==> flow/design.v (excerpt) <==
module axi_timer_averager #(
    parameter integer DEFAULT_SAMPLES_SERIE = 2,
    parameter integer S_AXI_LITE_DATA_WIDTH = 32  ,
    parameter integer S_AXI_LITE_ADDR_WIDTH = 32
) (
    input  logic                                 CLK               ,
    input  logic                                 RESETN            ,
    input  logic [    S_AXI_LITE_ADDR_WIDTH-1:0] S_AXI_LITE_AWADDR ,
    input  logic [                          2:0] S_AXI_LITE_AWPROT ,
    input  logic                                 S_AXI_LITE_AWVALID,
    output logic                                 S_AXI_LITE_AWREADY,
    input  logic [    S_AXI_LITE_DATA_WIDTH-1:0] S_AXI_LITE_WDATA  ,
    input  logic [(S_AXI_LITE_DATA_WIDTH/8)-1:0] S_AXI_LITE_WSTRB  ,
    input  logic                                 S_AXI_LITE_WVALID ,
    output logic                                 S_AXI_LITE_WREADY ,
    output logic [                          1:0] S_AXI_LITE_BRESP  ,
    output logic                                 S_AXI_LITE_BVALID ,
    input  logic                                 S_AXI_LITE_BREADY ,
    input  logic [    S_AXI_LITE_ADDR_WIDTH-1:0] S_AXI_LITE_ARADDR ,
    input  logic [                          2:0] S_AXI_LITE_ARPROT ,
    input  logic                                 S_AXI_LITE_ARVALID,
    output logic                                 S_AXI_LITE_ARREADY,
    output logic [    S_AXI_LITE_DATA_WIDTH-1:0] S_AXI_LITE_RDATA  ,
    output logic [                          1:0] S_AXI_LITE_RRESP  ,
    output logic                                 S_AXI_LITE_RVALID ,
    input  logic                                 S_AXI_LITE_RREADY ,
    output logic [                         31:0] MSMT_VALUE        ,
    output logic                                 MSMT_VALID        ,
    input  logic                                 INTR
);
For scale: ~3600 cells after synthesis.
Settings: LEC_CHECK=0, CAP_MARGIN=20, CELL_PAD_IN_SITES_DETAIL_PLACEMENT=0, CELL_PAD_IN_SITES_GLOBAL_PLACEMENT=0, CORE_MARGIN=6, CORE_UTILIZATION=72, CTS_CLUSTER_DIAMETER=256, GPL_ROUTABILITY_DRIVEN=1, GPL_TIMING_DRIVEN=1, MAX_ROUTING_LAYER=met5, PLACE_DENSITY_LB_ADDON=0.27, SETUP_SLACK_MARGIN=0.64, SLEW_MARGIN=20, TNS_END_PERCENT=5; clock period 2.94 ns.
run.sh (not shown) runs the stock make flow with config.mk's settings and CLKGATE_MAP_FILE=.
The starting point stopped in global routing.
Next try:
Settings changed: CELL_PAD_IN_SITES_DETAIL_PLACEMENT 0 to 1, CELL_PAD_IN_SITES_GLOBAL_PLACEMENT 0 to 2, CORE_MARGIN 6 to 2, CORE_UTILIZATION 72 to 29, CTS_CLUSTER_DIAMETER 256 to unset, GPL_TIMING_DRIVEN 1 to unset, MAX_ROUTING_LAYER met5 to unset, PLACE_DENSITY_LB_ADDON 0.27 to unset, SETUP_SLACK_MARGIN 0.64 to unset, TNS_END_PERCENT 5 to unset.
Clock period 2.94 ns to 9.27 ns, I/O delays scaled along.
With this change the flow finished clean.
Area after synthesis is unchanged.
Die size rose by well over a third.
Synthesized cell count does not change.
Next try:
Settings changed: CELL_PAD_IN_SITES_DETAIL_PLACEMENT 1 to 0, CORE_UTILIZATION 29 to 46, CTS_CLUSTER_SIZE set to 99.
Clock period 9.27 ns to 5.49 ns, I/O delays scaled along.
=> The changed run completed with no timing, DRC or antenna violations. Count of clock-buffer cells in the layout came out lower by 10. Sequential share of layout area rises by 0.43 points. Total power came out higher by well over a third. Core utilization rose by 18 points. Worst setup slack gets worse by 3.0 ns. Final area shrinks slightly.
Next try:
Settings changed: CELL_PAD_IN_SITES_DETAIL_PLACEMENT 0 to 1, CORE_UTILIZATION 46 to 40, CTS_CLUSTER_SIZE 99 to unset.
Clock period 5.49 ns to 3.79 ns, I/O delays scaled along.
What happened: The changed run passed the timing, DRC and antenna checks; power climbs by 47%; global-route usage shrinks by 1.7 points; cell area goes up by 3.8%; cell count rises by 5.6%; combinational power rose by 47%; routed wire length came out higher by 9.8%; worst setup slack is worse by 1.1 ns; first-iteration DRC count goes down by 13%.
Next try:
Settings changed: CELL_PAD_IN_SITES_DETAIL_PLACEMENT 1 to 0, CORE_UTILIZATION 40 to 46.
Clock period 3.79 ns to 2.67 ns, I/O delays scaled along.
What happened:
- With this change the flow completed, yet does not pass: negative setup slack
- power is higher by about 47%
- routed wire length falls by about 4.6%
- cell count came out higher by about 5%
- first-iteration DRC count came out higher by about 27%
- clock skew went up by 0.022 ns
- maximum frequency goes up by about 18%
- synthesized area stays the same
- setup slack degrades by 0.58 ns
Next try:
Settings changed: ABC_AREA set to 1, CAP_MARGIN 20 to 40, CELL_PAD_IN_SITES_DETAIL_PLACEMENT 0 to 1, CELL_PAD_IN_SITES_GLOBAL_PLACEMENT 2 to 3, CORE_MARGIN 2 to 6, CORE_UTILIZATION 46 to 23, CTS_CLUSTER_DIAMETER set to 373, GPL_TIMING_DRIVEN set to 1, MAX_ROUTING_LAYER set to met4, PLACE_DENSITY_LB_ADDON set to 0.27, SETUP_SLACK_MARGIN set to 0.87, TNS_END_PERCENT set to 40.
Clock period 2.67 ns to 5.44 ns, I/O delays scaled along.
With this change the flow finished clean.
Die size rises by 130%.
Worst setup slack gains 2.1 ns.
Non-clock buffer count goes down by 409.
Register-to-register slack improves by 2.1 ns.
Wire length increases by 44%.
Design area stays flat.
First-iteration DRC count falls by 40%.


Starting RTL as in the previous note.
// axi_timer_averager
module axi_timer_averager #(
    parameter integer DEFAULT_SAMPLES_SERIE = 2,
    parameter integer S_AXI_LITE_DATA_WIDTH = 32  ,
    parameter integer S_AXI_LITE_ADDR_WIDTH = 32
) (
    input  logic                                 CLK               ,
    input  logic                                 RESETN            ,
    input  logic [    S_AXI_LITE_ADDR_WIDTH-1:0] S_AXI_LITE_AWADDR ,
    input  logic [                          2:0] S_AXI_LITE_AWPROT ,
    input  logic                                 S_AXI_LITE_AWVALID,
    output logic                                 S_AXI_LITE_AWREADY,
    input  logic [    S_AXI_LITE_DATA_WIDTH-1:0] S_AXI_LITE_WDATA  ,
    input  logic [(S_AXI_LITE_DATA_WIDTH/8)-1:0] S_AXI_LITE_WSTRB  ,
    input  logic                                 S_AXI_LITE_WVALID ,
    output logic                                 S_AXI_LITE_WREADY ,
    output logic [                          1:0] S_AXI_LITE_BRESP  ,
    output logic                                 S_AXI_LITE_BVALID ,
    input  logic                                 S_AXI_LITE_BREADY ,
    input  logic [    S_AXI_LITE_ADDR_WIDTH-1:0] S_AXI_LITE_ARADDR ,
    input  logic [                          2:0] S_AXI_LITE_ARPROT ,
    input  logic                                 S_AXI_LITE_ARVALID,
    output logic                                 S_AXI_LITE_ARREADY,
    output logic [    S_AXI_LITE_DATA_WIDTH-1:0] S_AXI_LITE_RDATA  ,
    output logic [                          1:0] S_AXI_LITE_RRESP  ,
    output logic                                 S_AXI_LITE_RVALID ,
    input  logic                                 S_AXI_LITE_RREADY ,
    output logic [                         31:0] MSMT_VALUE        ,
    output logic                                 MSMT_VALID        ,
    input  logic                                 INTR
);
    logic [S_AXI_LITE_ADDR_WIDTH-1:0] axi_awaddr ;
    logic                             axi_awready;
    logic                             axi_wready ;
    logic [                      1:0] axi_bresp  ;
    logic                             axi_bvalid ;
    logic [S_AXI_LITE_ADDR_WIDTH-1:0] axi_araddr ;
    logic                             axi_arready;
  ...
Settings: LEC_CHECK=0, CAP_MARGIN=20, CELL_PAD_IN_SITES_DETAIL_PLACEMENT=0, CELL_PAD_IN_SITES_GLOBAL_PLACEMENT=2, CORE_MARGIN=2, CORE_UTILIZATION=64, CTS_CLUSTER_DIAMETER=396, CTS_CLUSTER_SIZE=99, GPL_ROUTABILITY_DRIVEN=1, PLACE_DENSITY=0.35, SLEW_MARGIN=20, TNS_END_PERCENT=10; clock period 5.49 ns.
The first run never finished: it broke off in global placement without I/O (3_1_place_gp_skip_io) (GPL-0301).
==> next run, changes <==
- CELL_PAD_IN_SITES_DETAIL_PLACEMENT: 0 -> not set
- CELL_PAD_IN_SITES_GLOBAL_PLACEMENT: 2 -> not set
- CORE_ASPECT_RATIO: not set -> 0.58
- CORE_MARGIN: 2 -> 5
- CORE_UTILIZATION: 64 -> 40
- CTS_CLUSTER_DIAMETER: 396 -> 33
- CTS_CLUSTER_SIZE: 99 -> 43
- GPL_ROUTABILITY_DRIVEN: 1 -> not set
- GPL_TIMING_DRIVEN: not set -> 0
- MIN_ROUTING_LAYER: not set -> met2
- PLACE_DENSITY: 0.35 -> not set
- PLACE_DENSITY_LB_ADDON: not set -> 0.22
- SLEW_MARGIN: 20 -> 25
- TNS_END_PERCENT: 10 -> not set
- clock period: 5.49 -> 8.0 ns (I/O delays scaled with it)
What happened: The new run stopped in global routing (5_1_grt); die size rises by well over a third; area after synthesis does not change; synthesized cell count stays the same.
==> next run, changes <==
- CELL_PAD_IN_SITES_DETAIL_PLACEMENT: not set -> 0
- CELL_PAD_IN_SITES_GLOBAL_PLACEMENT: not set -> 2
- CORE_ASPECT_RATIO: 0.58 -> not set
- CORE_MARGIN: 5 -> 2
- CORE_UTILIZATION: 40 -> 63
- CTS_CLUSTER_DIAMETER: 33 -> 374
- CTS_CLUSTER_SIZE: 43 -> 99
- GPL_ROUTABILITY_DRIVEN: not set -> 1
- GPL_TIMING_DRIVEN: 0 -> not set
- MIN_ROUTING_LAYER: met2 -> not set
- PLACE_DENSITY: not set -> 0.37
- PLACE_DENSITY_LB_ADDON: 0.22 -> not set
- SLEW_MARGIN: 25 -> 20
- clock period: 8.0 -> 5.49 ns (I/O delays scaled with it)
The changed run failed in global placement without I/O (3_1_place_gp_skip_io); area after synthesis does not change; die area falls by about 40%; synthesized cell count stays the same.
==> next run, changes <==
- CORE_UTILIZATION: 63 -> 43
- CTS_CLUSTER_DIAMETER: 374 -> 256
- CTS_CLUSTER_SIZE: 99 -> not set
- GPL_TIMING_DRIVEN: not set -> 1
- MAX_ROUTING_LAYER: not set -> met5
- PLACE_DENSITY: 0.37 -> not set
- PLACE_DENSITY_LB_ADDON: not set -> 0.01
- SETUP_SLACK_MARGIN: not set -> 0.87
- TNS_END_PERCENT: not set -> 5
- clock period: 5.49 -> 3.34 ns (I/O delays scaled with it)
Effect: The changed run ran to the end with no violations; synthesized area does not change; synthesized cell count is unchanged; die area climbs by 46%.
==> next run, changes <==
- CELL_PAD_IN_SITES_DETAIL_PLACEMENT: 0 -> not set
- CELL_PAD_IN_SITES_GLOBAL_PLACEMENT: 2 -> not set
- CORE_MARGIN: 2 -> 5
- CORE_UTILIZATION: 43 -> 40
- CTS_CLUSTER_DIAMETER: 256 -> 33
- CTS_CLUSTER_SIZE: not set -> 43
- GPL_ROUTABILITY_DRIVEN: 1 -> not set
- GPL_TIMING_DRIVEN: 1 -> 0
- MAX_ROUTING_LAYER: met5 -> not set
- MIN_ROUTING_LAYER: not set -> met2
- PLACE_DENSITY_LB_ADDON: 0.01 -> 0.29
- SETUP_SLACK_MARGIN: 0.87 -> not set
- SLEW_MARGIN: 20 -> 25
- TNS_END_PERCENT: 5 -> not set
- clock period: 3.34 -> 8.0 ns (I/O delays scaled with it)
=> With this change the flow died in global routing (5_1_grt) on GRT-0116; synthesized cell count stays the same; die size goes up by 12%; synthesized area is unchanged.
No activity file was given, so power comes from the tool's default toggle rates.
